Design lascon_top, start of the top module:
module lascon_top #(
    parameter int LASCON_VARIANT = 0
)(
    input  logic                                clk,
    input  logic                                rst,
    input  logic [2:0]                          mode_i,      
    input  logic [31:0]                         xof_len_i,   
    input  logic                                start_i,     
    input  logic                                abort_i,     
    output logic                                busy_o,      
    output logic                                done_o,      
    output logic                                tag_fail_o,  
    input  logic [63:0]                         s_axis_tdata,   
    input  logic [7:0]                          s_axis_tkeep,   
    input  logic [3:0]                          s_axis_tuser,   
    input  logic                                s_axis_tlast,   
    input  logic                                s_axis_tvalid,  
    output logic                                s_axis_tready,  
    output logic [63:0]                         m_axis_tdata,   
    output logic [7:0]                          m_axis_tkeep,   
    output logic [3:0]                          m_axis_tuser,   
    output logic                                m_axis_tlast,   
    output logic                                m_axis_tvalid,  
    input  logic                                m_axis_tready   
);
Settings: LEC_CHECK=0, ABC_AREA=1, CAP_MARGIN=35, CELL_PAD_IN_SITES_DETAIL_PLACEMENT=2, CELL_PAD_IN_SITES_GLOBAL_PLACEMENT=2, CORE_MARGIN=3, CORE_UTILIZATION=24, CTS_CLUSTER_SIZE=55, GPL_ROUTABILITY_DRIVEN=0, GPL_TIMING_DRIVEN=0, MIN_ROUTING_LAYER=met2, PLACE_DENSITY_LB_ADDON=0.21, SETUP_SLACK_MARGIN=0.38, SLEW_MARGIN=20, TNS_END_PERCENT=20; clock period 3.9 ns.
run.sh (not shown) runs the stock make flow with config.mk's settings and CLKGATE_MAP_FILE=.
The first run stopped in 5_1_grt on GRT-0116.
==> next run, changes <==
==> flow/config.mk (replaced) <==
export PLATFORM = sky130hd
export DESIGN_NAME = lascon_top
export DESIGN_NICKNAME = lascon_top
export VERILOG_FILES = /design/flow/design.v
export SDC_FILE = /design/flow/constraint.sdc
export NUM_CORES = 4
export LEC_CHECK = 0
export CAP_MARGIN = 35
export CELL_PAD_IN_SITES_DETAIL_PLACEMENT = 0
export CORE_MARGIN = 8
export CORE_UTILIZATION = 24
export GPL_TIMING_DRIVEN = 0
export PLACE_DENSITY_LB_ADDON = 0.24
export SLEW_MARGIN = 20
Result: This time the run completed, yet does not pass: setup timing. Die area came out higher by 4.2%. Area after synthesis stays flat. Synthesized cell count came out lower by about 20%.
==> next run, changes <==
--- a/flow/config.mk
+++ b/flow/config.mk
@@ -9,6 +9,8 @@
 export CELL_PAD_IN_SITES_DETAIL_PLACEMENT = 0
-export CORE_MARGIN = 8
-export CORE_UTILIZATION = 24
-export GPL_TIMING_DRIVEN = 0
-export PLACE_DENSITY_LB_ADDON = 0.24
+export CORE_MARGIN = 2
+export CORE_UTILIZATION = 65
+export CTS_CLUSTER_DIAMETER = 362
+export CTS_CLUSTER_SIZE = 49
+export GPL_TIMING_DRIVEN = 1
 export SLEW_MARGIN = 20
+export TNS_END_PERCENT = 5
==> flow/constraint.sdc (replaced) <==
create_clock -name core_clock -period 5.44 [get_ports {clk}]
set_input_delay 1.0880 -clock core_clock [delete_from_list [all_inputs] [get_ports {clk}]]
set_output_delay 1.0880 -clock core_clock [all_outputs]
set_load 0.01 [all_outputs]
After rerunning: The new run did not get past 5_1_grt. Die size came out lower by 65%. Area after synthesis is unchanged. Synthesized cell count is unchanged.


lascon_top again, from the RTL that the note above started with.
Design lascon_top, start of the top module:
module lascon_top #(
    parameter int LASCON_VARIANT = 0
)(
    input  logic                                clk,
    input  logic                                rst,
    input  logic [2:0]                          mode_i,      
    input  logic [31:0]                         xof_len_i,   
    input  logic                                start_i,     
    input  logic                                abort_i,     
    output logic                                busy_o,      
    output logic                                done_o,      
    output logic                                tag_fail_o,  
    input  logic [63:0]                         s_axis_tdata,   
    input  logic [7:0]                          s_axis_tkeep,   
    input  logic [3:0]                          s_axis_tuser,   
    input  logic                                s_axis_tlast,   
    input  logic                                s_axis_tvalid,  
    output logic                                s_axis_tready,  
    output logic [63:0]                         m_axis_tdata,   
    output logic [7:0]                          m_axis_tkeep,   
    output logic [3:0]                          m_axis_tuser,   
    output logic                                m_axis_tlast,   
  ...
export LEC_CHECK = 0
export CAP_MARGIN = 35
export CELL_PAD_IN_SITES_GLOBAL_PLACEMENT = 3
export CORE_ASPECT_RATIO = 1.85
export CORE_MARGIN = 2
export CORE_UTILIZATION = 66
export CTS_CLUSTER_SIZE = 15
export HOLD_SLACK_MARGIN = -0.03
export PLACE_DENSITY = 0.43
export SETUP_SLACK_MARGIN = 1.05
export SLEW_MARGIN = 20
create_clock -name core_clock -period 5.37 [get_ports {clk}]
The starting point did not get past global placement without I/O (3_1_place_gp_skip_io).
Next try:
- CAP_MARGIN: 35 -> 20
- CELL_PAD_IN_SITES_GLOBAL_PLACEMENT: 3 -> not set
- CORE_ASPECT_RATIO: 1.85 -> not set
- CORE_UTILIZATION: 66 -> 40
- CTS_CLUSTER_SIZE: 15 -> not set
- HOLD_SLACK_MARGIN: -0.03 -> not set
- PLACE_DENSITY: 0.43 -> not set
- SETUP_SLACK_MARGIN: 1.05 -> 0.3
- clock period: 5.37 -> 6.76 ns (I/O delays scaled with it)
Outcome:
- Now the flow finished with timing, DRC and antenna clean
- die size went up by well over a third
- synthesized cell count does not change
- synthesized area stays the same
Next try:
- CORE_UTILIZATION: 40 -> 68
- CTS_CLUSTER_SIZE: not set -> 35
- SETUP_SLACK_MARGIN: 0.3 -> not set
- clock period: 6.76 -> 6.02 ns (I/O delays scaled with it)
What happened: This time the run aborted during global routing (5_1_grt) on GRT-0116. Synthesized cell count is unchanged. Synthesized area does not change. Die size came out lower by 41%.
Next try:
- CORE_UTILIZATION: 68 -> 59
- CTS_CLUSTER_SIZE: 35 -> not set
- SETUP_SLACK_MARGIN: not set -> 1.34
- clock period: 6.02 -> 5.15 ns (I/O delays scaled with it)
The changed run failed in global routing (5_1_grt).
Area after synthesis is unchanged.
Synthesized cell count stays the same.
Die area increases by 15%.
Next try:
- CORE_UTILIZATION: 59 -> 40
- SETUP_SLACK_MARGIN: 1.34 -> 0.3
- clock period: 5.15 -> 7.0 ns (I/O delays scaled with it)
With this change the flow finished clean. Area after synthesis is unchanged. Die size is higher by about 47%. Synthesized cell count is unchanged.
Next try:
- CAP_MARGIN: 20 -> 15
- CELL_PAD_IN_SITES_GLOBAL_PLACEMENT: not set -> 2
- CORE_ASPECT_RATIO: not set -> 0.68
- CORE_UTILIZATION: 40 -> 26
- CTS_CLUSTER_DIAMETER: not set -> 332
- CTS_CLUSTER_SIZE: not set -> 12
- GPL_TIMING_DRIVEN: not set -> 0
- MIN_ROUTING_LAYER: not set -> met2
- SETUP_SLACK_MARGIN: 0.3 -> not set
- SLEW_MARGIN: 20 -> 10
After rerunning: This time the run stopped in global routing (5_1_grt); synthesized cell count stays the same; die area came out higher by well over a third; area after synthesis does not change.


job 6319:
lascon_top again, from the RTL that the note above started with.
Settings: LEC_CHECK=0, CAP_MARGIN=20, CORE_MARGIN=2, CORE_UTILIZATION=66, CTS_CLUSTER_DIAMETER=358, CTS_CLUSTER_SIZE=35, HOLD_SLACK_MARGIN=-0.09, MAX_ROUTING_LAYER=met4, SETUP_SLACK_MARGIN=0.3, SLEW_MARGIN=20; clock period 5.51 ns.
The flow ended early for job 6319: it failed with a tool error in global routing (5_1_grt).
--- input diff job 6319..job 2449 ---
Settings: MAX_ROUTING_LAYER removed (was met4); SETUP_SLACK_MARGIN removed (was 0.3); HOLD_SLACK_MARGIN removed (was -0.09); PLACE_DENSITY newly set to 0.81; CORE_UTILIZATION changed from 66 to 71; CTS_CLUSTER_DIAMETER removed (was 358); the clock period (ns, I/O delays scaled along) changed from 5.51 to 6.48.
## What came out
As the logs show, job 2449 stopped at global routing (5_1_grt) after a tool error, so it never reached the end of the flow. Setup fix buffers added after clock tree synthesis: higher on job 6319. [compare] base=job 6319 new=job 2449: effective utilization at floorplan rose by 5.4 points, number of placed cells counting well taps shrank by about 3.6%.
The following lists how job 1573 was set up differently from job 2449:
Settings: PLACE_DENSITY no longer set, was 0.81; CORE_UTILIZATION now 54, was 71; CTS_CLUSTER_SIZE no longer set, was 35; SETUP_SLACK_MARGIN now -0.41, previously not set; the clock period (ns, I/O delays scaled along) now 4.89, was 6.48.
- The final report for job 1573 shows a completed flow and a layout that fails verification, specifically setup timing.
- Post-placement setup slack was higher in job 2449 than in job 1573.
- Job 1573 against job 2449: total CTS buffers picked up an extra about 3%, post-cts gate resize count moved up, weighted congestion reported at the end of routability-driven placement has decreased.
- Number of instances in the placed design: higher on job 1573
- For the horizontal die dimension, job 1573 came in 39 um higher than job 2449 did.
- Job 1573 ended up with a higher setup fix buffers added after clock tree synthesis than job 2449 did.
> inputs changed (job 1573 -> job 484)
Settings: CORE_UTILIZATION changed from 54 to 43; SETUP_SLACK_MARGIN changed from -0.41 to 0.3; the clock period (ns, I/O delays scaled along) changed from 4.89 to 4.35.
==> comparison <==
Complete run, failing final checks: job 484, reason setup timing.
The first-iteration DRC count in job 484 was lower than what job 1573 gave.
Compared with job 1573, job 484 shows required time of the critical path lower by 0.43 ns.
Mapped cell area: job 1573 vs job 484 identical
Sequential share of layout area for job 484: 2.5 points down relative to job 1573


## build 72
Starting RTL as in the previous note.
==> flow/design.v (excerpt) <==
module lascon_top #(
    parameter int LASCON_VARIANT = 0
)(
    input  logic                                clk,
    input  logic                                rst,
    input  logic [2:0]                          mode_i,      
    input  logic [31:0]                         xof_len_i,   
    input  logic                                start_i,     
    input  logic                                abort_i,     
    output logic                                busy_o,      
    output logic                                done_o,      
    output logic                                tag_fail_o,  
    input  logic [63:0]                         s_axis_tdata,   
    input  logic [7:0]                          s_axis_tkeep,   
    input  logic [3:0]                          s_axis_tuser,   
    input  logic                                s_axis_tlast,   
    input  logic                                s_axis_tvalid,  
    output logic                                s_axis_tready,  
    output logic [63:0]                         m_axis_tdata,   
    output logic [7:0]                          m_axis_tkeep,   
    output logic [3:0]                          m_axis_tuser,   
    output logic                                m_axis_tlast,   
    output logic                                m_axis_tvalid,  
    input  logic                                m_axis_tready   
);
clock: 3.9 ns
lec_check: 0
abc_area: 1
cap_margin: 35
cell_pad_in_sites_detail_placement: 2
core_margin: 3
core_utilization: 24
gpl_routability_driven: 0
gpl_timing_driven: 0
place_density_lb_addon: 0.21
slew_margin: 20
In the summary table, build 72 is marked failed, with error GRT-0232 raised in global routing.
diff inputs: build 72 => build 75
Settings: CORE_ASPECT_RATIO now 0.86, previously not set; MIN_ROUTING_LAYER now met2, previously not set; GPL_ROUTABILITY_DRIVEN now 1, was 0; CELL_PAD_IN_SITES_GLOBAL_PLACEMENT now 2, previously not set; SLEW_MARGIN now 25, was 20; HOLD_SLACK_MARGIN now 0.16, previously not set; MAX_ROUTING_LAYER now met4, previously not set; CTS_CLUSTER_SIZE now 55, previously not set; SETUP_SLACK_MARGIN now 0.38, previously not set; CORE_UTILIZATION now 45, was 24; TNS_END_PERCENT now 20, previously not set.
==> results <==
Seen in the log of build 75: DPL-0033 during detailed placement, after which the run never completed. Build 75 vs build 72 — cell row count dropped by more than a quarter. For synthesized cell area, build 75 and build 72 come out practically identical. For the floorplan die height, build 75 came in about 30% lower than build 72 did. Build 75 against build 72: placeable core region fell by about 47%; area of the die decreased 97000 sq um; horizontal die dimension went down. Summary — floorplan-stage core utilization, build 75 relative to build 72: higher, by 21 points. Reported for build 72 and build 75, post-synthesis cell count turned out identical to the last digit.
[inputs] build 68 vs build 75
Settings: a deleted CELL_PAD_IN_SITES_GLOBAL_PLACEMENT that had been 2; a deleted PLACE_DENSITY_LB_ADDON that had been 0.21; a deleted TNS_END_PERCENT that had been 20; a deleted CORE_ASPECT_RATIO that had been 0.86; a change of CTS_CLUSTER_SIZE from 55 to 44; a deleted HOLD_SLACK_MARGIN that had been 0.16; a deleted SETUP_SLACK_MARGIN that had been 0.38; a deleted GPL_ROUTABILITY_DRIVEN that had been 1; a change of SLEW_MARGIN from 25 to 20; a change of GPL_TIMING_DRIVEN from 0 to 1; a change of CORE_MARGIN from 3 to 2; a change of CORE_UTILIZATION from 45 to 68; a deleted ABC_AREA that had been 1; a deleted MIN_ROUTING_LAYER that had been met2; a change of CELL_PAD_IN_SITES_DETAIL_PLACEMENT from 2 to 0; a change of the clock period (ns, I/O delays scaled along) from 3.9 to 5.6.
Findings:
Delta (build 68 minus build 75): number of buffers inserted by port buffering went up by about 0.5%, horizontal die dimension saw a decrease, share of the core filled by cells before placement shows an increase of 23 points, placement row count fell by 14, cell area after synthesis about even.
Build 68 did not finish; the tool stopped in global routing with error GRT-0116.
Comparing build 68 and build 75, instance count of the mapped netlist is higher on build 75.
Die area | build 68 below build 75
> inputs changed (build 68 -> build 79)
Settings: a deleted CTS_CLUSTER_SIZE that had been 44; a change of CORE_UTILIZATION from 68 to 60; a change of CAP_MARGIN from 35 to 20; a deleted MAX_ROUTING_LAYER that had been met4; a deleted GPL_TIMING_DRIVEN that had been 1; a deleted CELL_PAD_IN_SITES_DETAIL_PLACEMENT that had been 0; a change of the clock period (ns, I/O delays scaled along) from 5.6 to 3.79.
==> comparison <==
- Status: build 79 FAILED at global routing (tool error)
- Build 79 ends up with higher post-CTS repair timing setup buffer count than build 68 does.
- TritonCTS buffer count | build 79 above build 68
- In the flow results for build 68 and build 79, the initial core utilization is larger on build 68.
- Compared build 79 vs build 68, and HPWL after detailed placement is up in build 79.
Relative to build 79, the following input files were edited for build 20:
Settings: an added SETUP_SLACK_MARGIN of 0.3; a change of CORE_UTILIZATION from 60 to 57; a change of the clock period (ns, I/O delays scaled along) from 3.79 to 4.49.
Results
- The flow ended early for build 20: it failed with a tool error in global routing.
- Build 20 vs build 79 — die width climbed by a few percent
- Build 20 against build 79: standard cell area after detailed placement decreased about 3%, number of resized instances in the post-cts repair step increased about 56%, floorplan utilization decreased 2.6 points, instance count after placement with tap cells included decreased 96, placeable core region increased 4.5%.
- Area of the die (lower): build 79
What build 55 does differently from build 20 at the input level:
Settings: swapping 57 for 40 in CORE_UTILIZATION; swapping 4.49 for 9.86 in the clock period (ns, I/O delays scaled along).
[summary]
Placement row count up 20% in build 55 wrt build 20. Looking at cell resize tally after clock tree synthesis across build 55 and build 20, the one that comes out lower is build 55. Summary — instance count after placement with tap cells included, build 55 relative to build 20: lower, by 3.7%. In summary, build 55 completed successfully, with a layout that passed the timing, design-rule and antenna checks. Final weighted congestion in routability-driven placement (build 55 over build 20): decrease, 11%. Build 20 → build 55: height of the die increased by 57 um relative to the old numbers, die area went up 37000 sq um, count of buffers added by post-CTS timing repair for setup down 190, synthesized cell count has remained practically unchanged, pre-CTS worst setup slack up 2480 ps. Status: number of buffers added to fix hold violations after cts parity (build 55, build 20).


== P ==
lascon_top again, from the RTL that the note above started with.
make LEC_CHECK=0 ABC_AREA=1 CAP_MARGIN=25 CELL_PAD_IN_SITES_GLOBAL_PLACEMENT=1 CORE_MARGIN=9 CORE_UTILIZATION=66 CTS_CLUSTER_SIZE=81 MAX_ROUTING_LAYER=met4 PLACE_DENSITY_LB_ADDON=0.17 SETUP_SLACK_MARGIN=0.3 SLEW_MARGIN=30 TNS_END_PERCENT=10 finish   # period 7.75 ns
The log for P ends in global placement without I/O with error FLW-0024, so the run never completed.
The inputs of Q differ from those of P as listed below.
Settings: removing PLACE_DENSITY_LB_ADDON (formerly 0.17); removing ABC_AREA (formerly 1); removing TNS_END_PERCENT (formerly 10); changing CORE_UTILIZATION from 66 to 68; changing CORE_MARGIN from 9 to 2; changing CAP_MARGIN from 25 to 20; changing SLEW_MARGIN from 30 to 20; removing CELL_PAD_IN_SITES_GLOBAL_PLACEMENT (formerly 1); changing CTS_CLUSTER_SIZE from 81 to 47; changing the clock period (ns, I/O delays scaled along) from 7.75 to 6.31.
--- outcome ---
Status(Q) = ERROR, stage = global routing. Net count entering floorplan: higher on P. Re vertical die dimension: Q and P aren't equal, and the higher value belongs to P. Q against P: number of rows created at floorplan now smaller, synthesized area held steady, synthesized cell count decreased by 1,436 relative to the old numbers, floorplan utilization now sits higher, mean post-synth cell area higher. Q against P: overall die width fell by 18 um, die size fell about 12%.
For R, these inputs were changed with respect to Q:
Settings: ABC_AREA: unset -> 1; MAX_ROUTING_LAYER: met4 -> unset; CORE_UTILIZATION: 68 -> 57; CTS_CLUSTER_SIZE: 47 -> 94; the clock period (ns, I/O delays scaled along): 6.31 -> 3.83.
--- outcome ---
Between Q and R, the flow reports mean post-synth cell area decreasing by more than 10%. From Q to R, maximum buffer depth of the clock tree did not move at all. On worst setup slack before clock tree synthesis, R does worse than Q. | R | all stages done | FAIL | negative setup slack |. Going from Q to R, number of H-tree levels barely changed, synthesized instance count climbed about 25%, total of cells resized after clock tree synthesis climbed about 640%, number of buffers inserted by post-CTS setup repair climbed 109. NOTE total CTS buffers Q->R increased by a few percent. R vs. Q: post-synthesis instance area flat; number of nets at floorplan higher. Chip footprint ended up about 20% higher on R than on Q.
